build 38:
## FPA_final
module FPA_final (
input clk,
input rst,
input [31 : 0] in1,
input [31 : 0] in2,
output [31 : 0] OUT
);
make LEC_CHECK=0 CAP_MARGIN=20 CORE_MARGIN=2 CORE_UTILIZATION=64 HOLD_SLACK_MARGIN=-0.09 SLEW_MARGIN=20 finish   # period 14.4 ns
run.sh (not shown) runs the stock make flow with config.mk's settings and CLKGATE_MAP_FILE=.
Status: build 38 FAILED at global routing (5_1_grt) (tool error)
Inputs modified between build 38 and build 48:
Settings: a change of CORE_MARGIN from 2 to 9; a deleted HOLD_SLACK_MARGIN that had been -0.09; a change of CORE_UTILIZATION from 64 to 40; an added GPL_TIMING_DRIVEN of 0; a change of the clock period (ns, I/O delays scaled along) from 14.4 to 22.0.
[summary]
Build 38 failed in global routing (5_1_grt) with GRT-0232. Build 48 reached the final stage; the timing, DRC and antenna checks on its layout passed. Compare build 48 and build 38 | die span in x lower: build 38. Post-cts resize count for build 48: 123 down relative to build 38. Compared with build 38, build 48 shows a higher die area. Row count: build 48 and build 38 compared, lower one is build 38. Measured against build 38, the final weighted congestion in routability-driven placement of build 48 comes out at 0.934 times the reference value.
Here is what was changed in the inputs of build 24 compared with build 48.
Settings: GPL_TIMING_DRIVEN no longer set, was 0; CORE_MARGIN now 2, was 9; CORE_UTILIZATION now 64, was 40; the clock period (ns, I/O delays scaled along) now 14.5, was 22.0.
Results
Note that the standard-cell row count recorded for build 24 amounts to 0.79 times the value seen in build 48. Build 24 vs build 48 — width of the chip dropped by more than a quarter. On count of flip-flops with a built-in enable after synthesis, build 48 and build 24 are neck and neck. The estimated wirelength of the detail-placed design of build 24 is lower than that of build 48. Build 24 against build 48: floorplan die area lost 22000 um2; die height lost about 26%; standard cell core area lost about 37%. Of build 48 and build 24, only build 48 finishes the flow clean.
diff inputs: build 24 => build 32
Settings: CORE_UTILIZATION changed from 64 to 40; the clock period (ns, I/O delays scaled along) changed from 14.5 to 20.0.
--- outcome ---
From build 24 to build 32 the numbers moved as follows: post-synthesis async set-or-reset flop share shows no meaningful change, area of the die shows an increase of 16000 um2, count of instances resized after the clock tree is built shows a reduction of 97, synthesized area shows no meaningful change, initial core utilization shows a reduction of 25 points.
Of build 32 and build 24, build 32 shows the higher overall die height, with build 24 below it.
Build 24 -> build 32: chip area estimate from yosys synthesis delta 0, exact match
Diff build 24 -> build 32: worst slack at placement climbed 1.88 ns; total core area shows an increase of about 60%; number of rows in the core area climbed 16.
Build 32: PASS, flow complete, no timing, DRC or antenna violations
Input changes introduced in build 60 (baseline for comparison: build 32):
Settings: HOLD_SLACK_MARGIN now -0.09, previously not set; CORE_UTILIZATION now 64, was 40; TNS_END_PERCENT now 5, previously not set; the clock period (ns, I/O delays scaled along) now 15.3, was 20.0.
Build 60 finished every stage; the final checks, however, were not passed, the failures being setup timing. Fraction of power consumed by combinational cells: build 60 vs build 32 up 1.9 points. The run showing the greater total power divided by cell area is build 60. The core utilization of build 60 exceeds that of build 32 by 33 points. Sort build 60 and build 32 by required time of the critical path, ascending, and build 60 comes first. Cmp build 60 and build 32 / first-iteration DRC count / higher: build 60. Per the comparison of build 60 with build 32, total routing usage reported by global routing now sits higher; net switching power now sits higher; final instance area now sits higher; worst setup margin now sits lower; final routed wirelength across all metal layers now sits lower. Via count (build 60 over build 32): increase, 2121.

* * *

Setup of build 94:
Starting RTL as in the previous note.
clock: 8.78 ns
lec_check: 0
abc_area: 1
cap_margin: 20
core_margin: 2
core_utilization: 72
cts_cluster_diameter: 208
cts_cluster_size: 30
place_density_lb_addon: 0.19
slew_margin: 20
Build 94 failed in detailed placement (3_5_place_dp) with DPL-0038.
#### Input delta (build 19 over build 94)
- removing PLACE_DENSITY_LB_ADDON (formerly 0.19)
- changing CORE_UTILIZATION from 72 to 59
- removing CTS_CLUSTER_DIAMETER (formerly 208)
- removing ABC_AREA (formerly 1)
- removing CTS_CLUSTER_SIZE (formerly 30)
- changing the clock period (ns, I/O delays scaled along) from 8.78 to 20.0
==> comparison <==
- Build 19 | status: complete | timing, DRC, antenna: pass
- Area of the die, build 19 and build 94: lower on build 94
- Delta(fraction of the mapped netlist area in compound gates, build 19 - build 94) > 0
- Compared with build 94, build 19 shows die span in y higher by 12%.
- The synthesized area number comes out lower for build 94 vs build 19.
- Post-synth net total came out lower on build 19 than on build 94.
- Build 19 vs build 94, starting density of the core went down by 13 points.
- Sort build 19 and build 94 by sequential cell area fraction in the yosys report desc -> top: build 94
[inputs] build 66 vs build 19
- putting CTS_CLUSTER_SIZE at 44 where nothing was set
- putting SETUP_SLACK_MARGIN at 1.52 where nothing was set
- swapping 59 for 67 in CORE_UTILIZATION
- swapping 20.0 for 11.6 in the clock period (ns, I/O delays scaled along)
Notes after the runs:
Summary of build 19 and build 66: one run falls short of a clean finish, namely build 66.
From build 66 to build 19, I/O pin count did not move at all.
Diff build 19..build 66 | synthesized cell count | negligible
Area of the placeable core down 2900 sq um in build 66 wrt build 19
Summary of build 66 over build 19: share of synthesized cell area in and, or, nand and nor gates neither gained nor lost much, register area share after synthesis roughly the same.
In the tables for build 19 and build 66, final RePlAce weighted congestion reads lower with build 19.
Placed standard-cell area was lower in the run labelled build 19.
Changes observed in build 66 relative to build 19: number of placed cells counting well taps increased about 23%, chip height down 6.0%, placed wire-length estimate climbed 30%, die size went down 12%.

* * *

Starting RTL as in the previous note.
==> flow/config.mk <==
export PLATFORM = sky130hd
export DESIGN_NAME = FPA_final
export DESIGN_NICKNAME = FPA_final
export VERILOG_FILES = /design/flow/design.v
export SDC_FILE = /design/flow/constraint.sdc
export NUM_CORES = 4
export LEC_CHECK = 0
export CAP_MARGIN = 40
export CELL_PAD_IN_SITES_DETAIL_PLACEMENT = 2
export CORE_MARGIN = 2
export CORE_UTILIZATION = 66
export CTS_CLUSTER_SIZE = 93
export GPL_TIMING_DRIVEN = 0
export MAX_ROUTING_LAYER = met4
export MIN_ROUTING_LAYER = met2
export SETUP_SLACK_MARGIN = -0.65
export SLEW_MARGIN = 20
==> flow/constraint.sdc <==
create_clock -name core_clock -period 27.1 [get_ports {clk}]
set_input_delay 5.4200 -clock core_clock [delete_from_list [all_inputs] [get_ports {clk}]]
set_output_delay 5.4200 -clock core_clock [all_outputs]
set_load 0.01 [all_outputs]
The baseline failed in 3_5_place_dp.
Change:
Settings changed: CAP_MARGIN 40 to 20, CELL_PAD_IN_SITES_DETAIL_PLACEMENT 2 to unset, CORE_UTILIZATION 66 to 58, CTS_CLUSTER_SIZE 93 to unset, GPL_TIMING_DRIVEN 0 to unset, MAX_ROUTING_LAYER met4 to unset, MIN_ROUTING_LAYER met2 to unset, SETUP_SLACK_MARGIN -0.65 to unset.
Clock period 27.1 ns to 11.6 ns, I/O delays scaled along.
After rerunning: The changed run died in 5_1_grt. Die area went up by 13%. Synthesized cell count is unchanged. Synthesized area does not change.
Change:
Settings changed: CAP_MARGIN 20 to 0, CORE_UTILIZATION 58 to 68, CTS_CLUSTER_DIAMETER set to 347, CTS_CLUSTER_SIZE set to 45, SETUP_SLACK_MARGIN set to -0.64.
With this change the flow died in 3_5_place_dp with DPL-0033.
Area after synthesis stays the same.
Die area fell by about a fifth.
Synthesized cell count stays the same.
Change:
Settings changed: CAP_MARGIN 0 to 20, CORE_UTILIZATION 68 to 45, CTS_CLUSTER_DIAMETER 347 to unset, CTS_CLUSTER_SIZE 45 to unset, SETUP_SLACK_MARGIN -0.64 to -0.41.
Clock period 11.6 ns to 11.1 ns, I/O delays scaled along.
After rerunning: The changed run completed, yet does not pass: negative setup slack. Die size increases by 50%. Synthesized area stays the same. Synthesized cell count is unchanged.
Change:
Settings changed: CORE_UTILIZATION 45 to 65, CTS_CLUSTER_SIZE set to 44, SETUP_SLACK_MARGIN -0.41 to 3.25.
Clock period 11.1 ns to 11.6 ns, I/O delays scaled along.
What happened: This time the run failed in 5_1_grt; area after synthesis stays the same; die size came out lower by 30%; synthesized cell count is unchanged.
Change:
Settings changed: CORE_UTILIZATION 65 to 59, CTS_CLUSTER_SIZE 44 to unset, SETUP_SLACK_MARGIN 3.25 to unset.
Clock period 11.6 ns to 11.2 ns, I/O delays scaled along.
The changed run failed in 5_1_grt, error GRT-0232.
Synthesized cell count does not change.
Die size rises by 9.9%.
Synthesized area is unchanged.

* * *

Starting RTL as in the previous note.
clock: 22.3 ns
lec_check: 0
cap_margin: 30
core_margin: 2
core_utilization: 47
cts_cluster_size: 46
gpl_routability_driven: 0
max_routing_layer: met4
place_density_lb_addon: 0.28
setup_slack_margin: -2.0
slew_margin: 20
The first run went through all stages and came out clean.
Rerun with:
Settings changed: ABC_AREA from default to 1, CAP_MARGIN 30 to 20, CORE_UTILIZATION 47 to 64, CTS_CLUSTER_SIZE 46 to default, GPL_ROUTABILITY_DRIVEN 0 to default, MAX_ROUTING_LAYER met4 to default, PLACE_DENSITY_LB_ADDON 0.28 to default, SETUP_SLACK_MARGIN -2.0 to default, TNS_END_PERCENT from default to 15.
Clock period 22.3 ns to 13.8 ns, I/O delays scaled along.
Effect:
- The new run ended with an error in 5_1_grt
- synthesized cell count climbs by about a fifth
- synthesized area is lower by a few percent
- die size goes down by a quarter to a third

* * *

FPA_final again, from the RTL that the note above started with.
==> flow/config.mk <==
export PLATFORM = sky130hd
export DESIGN_NAME = FPA_final
export DESIGN_NICKNAME = FPA_final
export VERILOG_FILES = /design/flow/design.v
export SDC_FILE = /design/flow/constraint.sdc
export NUM_CORES = 4
export LEC_CHECK = 0
export CAP_MARGIN = 20
export CORE_MARGIN = 2
export CORE_UTILIZATION = 67
export CTS_CLUSTER_DIAMETER = 30
export CTS_CLUSTER_SIZE = 46
export MAX_ROUTING_LAYER = met5
export SETUP_SLACK_MARGIN = -1.02
export SLEW_MARGIN = 20
==> flow/constraint.sdc <==
create_clock -name core_clock -period 14.9 [get_ports {clk}]
set_input_delay 2.9800 -clock core_clock [delete_from_list [all_inputs] [get_ports {clk}]]
set_output_delay 2.9800 -clock core_clock [all_outputs]
set_load 0.01 [all_outputs]
The baseline failed in 5_1_grt.
Rerun with:
--- a/flow/config.mk
+++ b/flow/config.mk
@@ -8,8 +8,4 @@
 export CAP_MARGIN = 20
 export CORE_MARGIN = 2
-export CORE_UTILIZATION = 67
-export CTS_CLUSTER_DIAMETER = 30
-export CTS_CLUSTER_SIZE = 46
-export MAX_ROUTING_LAYER = met5
-export SETUP_SLACK_MARGIN = -1.02
+export CORE_UTILIZATION = 59
 export SLEW_MARGIN = 20
==> flow/constraint.sdc (replaced) <==
create_clock -name core_clock -period 11.1 [get_ports {clk}]
set_input_delay 2.2200 -clock core_clock [delete_from_list [all_inputs] [get_ports {clk}]]
set_output_delay 2.2200 -clock core_clock [all_outputs]
set_load 0.01 [all_outputs]
Effect: The changed run did not get past 5_1_grt; area after synthesis stays the same; synthesized cell count stays the same; die area climbs by roughly a tenth.
Rerun with:
--- a/flow/config.mk
+++ b/flow/config.mk
@@ -8,4 +8,6 @@
 export CAP_MARGIN = 20
 export CORE_MARGIN = 2
-export CORE_UTILIZATION = 59
+export CORE_UTILIZATION = 65
+export CTS_CLUSTER_DIAMETER = 347
+export CTS_CLUSTER_SIZE = 45
 export SLEW_MARGIN = 20
==> flow/constraint.sdc (replaced) <==
create_clock -name core_clock -period 11.6 [get_ports {clk}]
set_input_delay 2.3200 -clock core_clock [delete_from_list [all_inputs] [get_ports {clk}]]
set_output_delay 2.3200 -clock core_clock [all_outputs]
set_load 0.01 [all_outputs]
The changed run never finished: it broke off in 5_1_grt on GRT-0116.
Die area falls by 9.0%.
Synthesized area does not change.
Synthesized cell count stays the same.
No activity file was given, so power comes from the tool's default toggle rates.
